// catTrap
module catTrap(Clk, Reset, Down_b, hCount, vCount, rgb, bright, Block_col, Block_row);
	input	Clk, Reset, Down_b;
	input [7:0] Block_col, Block_row;
	reg btn_flag;
	integer i, j;
	reg [6:0] state;
	input [9:0] hCount, vCount;
	reg [83:0] board_map;    
	output reg [11:0] rgb;
	input bright;
	reg [1:0] cat_flag;
	reg [2:0] block_col;
  reg [2:0] block_row;
	reg [2:0] cat_col;
	reg [2:0] cat_row;
	localparam
		START =    7'b1000000,
		PLAY =   7'b0100000,
		GAMEOVER =   7'b0010000,
		GAMEWIN =  7'b0001000,
	WHITE = 12'b1111_1111_1111;
	parameter GRAY = 12'b1010_1010_1010;
	parameter BLACK = 12'b0000_0000_0000;
	parameter RED = 12'b1111_0000_0000;
	parameter ORANGE = 12'b1111_1000_0000;
	parameter GREEN = 12'b0000_1111_0000;
	wire [11:0] color [0:3];
	wire inbound;
	wire box00, box01, box02, box03, box04, box05, box06;
	wire box10, box11, box12, box13, box14, box15, box16;
	wire box20, box21, box22, box23, box24, box25, box26;
	wire box30, box31, box32, box33, box34, box35, box36;
	wire box40, box41, box42, box43, box44, box45, box46;
	wire box50, box51, box52, box53, box54, box55, box56;
	assign color[0] = WHITE;
	assign color[1] = GRAY;
	assign color[2] = ORANGE;
	assign color[3] = BLACK;
	always@ (*)
	begin
    	if(~bright )	 
			rgb = BLACK;
		else if (inbound)
		begin
			if(box00)
				rgb = color[board_map[70 +: 2]];
			else if (box01)
				rgb = color[board_map[72 +: 2]];
			else if (box02)
				rgb = color[board_map[74 +: 2]];
			else if (box03)
  ...
For scale: roughly 2,500 cells after synthesis, roughly 52 I/O pins, ~17,000 um2 of cells after synthesis.
Settings: LEC_CHECK=0, CAP_MARGIN=20, CORE_MARGIN=2, CORE_UTILIZATION=68, CTS_CLUSTER_DIAMETER=262, CTS_CLUSTER_SIZE=98, PLACE_DENSITY=0.39, SLEW_MARGIN=20, TNS_END_PERCENT=10; clock period 5.57 ns.
run.sh (not shown) runs the stock make flow with config.mk's settings and CLKGATE_MAP_FILE=.
The starting point stopped in 5_1_grt, error GRT-0116.
Next try:
CORE_UTILIZATION = 28   (was 68)
CTS_CLUSTER_DIAMETER = unset   (was 262)
CTS_CLUSTER_SIZE = unset   (was 98)
PLACE_DENSITY = unset   (was 0.39)
TNS_END_PERCENT = unset   (was 10)
clock period = 9.63 ns   (was 5.57 ns; I/O delays follow)
Now the flow finished with timing, DRC and antenna clean.
Die size grows by 140%.
Synthesized area is unchanged.
Synthesized cell count stays the same.
Next try:
ABC_AREA = 1   (was unset)
CORE_UTILIZATION = 72   (was 28)
CTS_CLUSTER_SIZE = 79   (was unset)
PLACE_DENSITY_LB_ADDON = 0.01   (was unset)
SETUP_SLACK_MARGIN = 0.77   (was unset)
clock period = 5.18 ns   (was 9.63 ns; I/O delays follow)
The changed run died in 4_1_cts with DPL-0038.
Die area is lower by about 60%.
Area after synthesis is higher by about 4.6%.
Synthesized cell count is higher by 29%.
Next try:
CTS_CLUSTER_SIZE = 72   (was 79)
MAX_ROUTING_LAYER = met4   (was unset)
SETUP_SLACK_MARGIN = 0.71   (was 0.77)
The changed run failed in 4_1_cts with DPL-0038; die size is unchanged; area after synthesis is unchanged; synthesized cell count is unchanged.

Starting RTL as in the previous note.
clock: 5.05 ns
lec_check: 0
abc_area: 1
cap_margin: 0
cell_pad_in_sites_detail_placement: 0
core_margin: 2
core_utilization: 72
cts_cluster_diameter: 67
cts_cluster_size: 86
hold_slack_margin: 0.07
min_routing_layer: met1
place_density_lb_addon: 0.3
slew_margin: 20
The baseline ended with an error in 4_1_cts.
Edit:
ABC_AREA = unset   (was 1)
CAP_MARGIN = 40   (was 0)
CORE_UTILIZATION = 65   (was 72)
CTS_CLUSTER_SIZE = 37   (was 86)
HOLD_SLACK_MARGIN = -0.09   (was 0.07)
PLACE_DENSITY = 0.6   (was unset)
PLACE_DENSITY_LB_ADDON = unset   (was 0.3)
TNS_END_PERCENT = 5   (was unset)
clock period = 6.8 ns   (was 5.05 ns; I/O delays follow)
After rerunning: With this change the flow stopped in 5_1_grt on GRT-0116. Synthesized area is lower by 4.4%. Die size is higher by 5.7%. Synthesized cell count is lower by about 22%.
Edit:
CORE_UTILIZATION = 40   (was 65)
HOLD_SLACK_MARGIN = 0.07   (was -0.09)
PLACE_DENSITY = unset   (was 0.6)
PLACE_DENSITY_LB_ADDON = 0.04   (was unset)
SETUP_SLACK_MARGIN = 1.95   (was unset)
TNS_END_PERCENT = unset   (was 5)
After rerunning:
- Now the flow completed and failed the layout checks on negative setup slack
- synthesized cell count does not change
- die size increases by well over a third
- synthesized area is unchanged

== run 1 ==
Starting RTL as in the previous note.
Settings: LEC_CHECK=0, ABC_AREA=1, CAP_MARGIN=20, CORE_ASPECT_RATIO=1.3, CORE_MARGIN=2, CORE_UTILIZATION=26, CTS_CLUSTER_DIAMETER=296, SLEW_MARGIN=15; clock period 10.0 ns.
--- input diff run 1..run 2 ---
# run 1
export LEC_CHECK = 0
export ABC_AREA = 1
export CAP_MARGIN = 20
export CORE_ASPECT_RATIO = 1.3
export CORE_MARGIN = 2
export CORE_UTILIZATION = 26
export CTS_CLUSTER_DIAMETER = 296
export SLEW_MARGIN = 15
create_clock -name core_clock -period 10.0 [get_ports {Clk}]
# run 2
export LEC_CHECK = 0
export CAP_MARGIN = 20
export CORE_MARGIN = 2
export CORE_UTILIZATION = 58
export SLEW_MARGIN = 20
create_clock -name core_clock -period 5.44 [get_ports {Clk}]
Findings:
Going from run 1 to run 2, proportion of synthesized chip area in sequential cells grows by 0.64 points.
Pre-CTS setup slack sits lower in run 2 than in run 1.
Relative to run 1, initial core utilization has gone up in run 2.
Stage in which a tool error killed run 2: global routing.
For number of distinct library cell variants in the gate-level netlist after synthesis, dividing the value from run 2 by the value from run 1 gives 1.7.
As of run 2, number of cells produced by synthesis had fallen by more than 10% compared to run 1.
Run 1 → run 2: mux share of post-synthesis cell area grew by 1.2 points, number of gates resized after CTS went up.
Run 2 does better than run 1 on area after synthesis.
Run 2 gives more HPWL reported at the end of detailed placement than run 1 did.
Input-level comparison between run 3 and run 2:
# run 2
export LEC_CHECK = 0
export CAP_MARGIN = 20
export CORE_MARGIN = 2
export CORE_UTILIZATION = 58
export SLEW_MARGIN = 20
create_clock -name core_clock -period 5.44 [get_ports {Clk}]
# run 3
export LEC_CHECK = 0
export ABC_AREA = 1
export CAP_MARGIN = 20
export CORE_MARGIN = 2
export CORE_UTILIZATION = 34
export CTS_CLUSTER_DIAMETER = 156
export CTS_CLUSTER_SIZE = 90
export SLEW_MARGIN = 20
create_clock -name core_clock -period 10.0 [get_ports {Clk}]
==> comparison <==
- Run 3 ran to completion and came out clean on the timing, design-rule and antenna checks.
- Between run 2 and run 3, the number of setup buffers added after CTS is lower for run 3.
- In run 3 relative to run 2, core box area had gone up by more than half.
- Compared with run 2, run 3 shows a number of nets produced by synthesis that is 728 higher.
- Lower number of distinct library cell variants in the gate-level netlist after synthesis goes to run 3 over run 2.
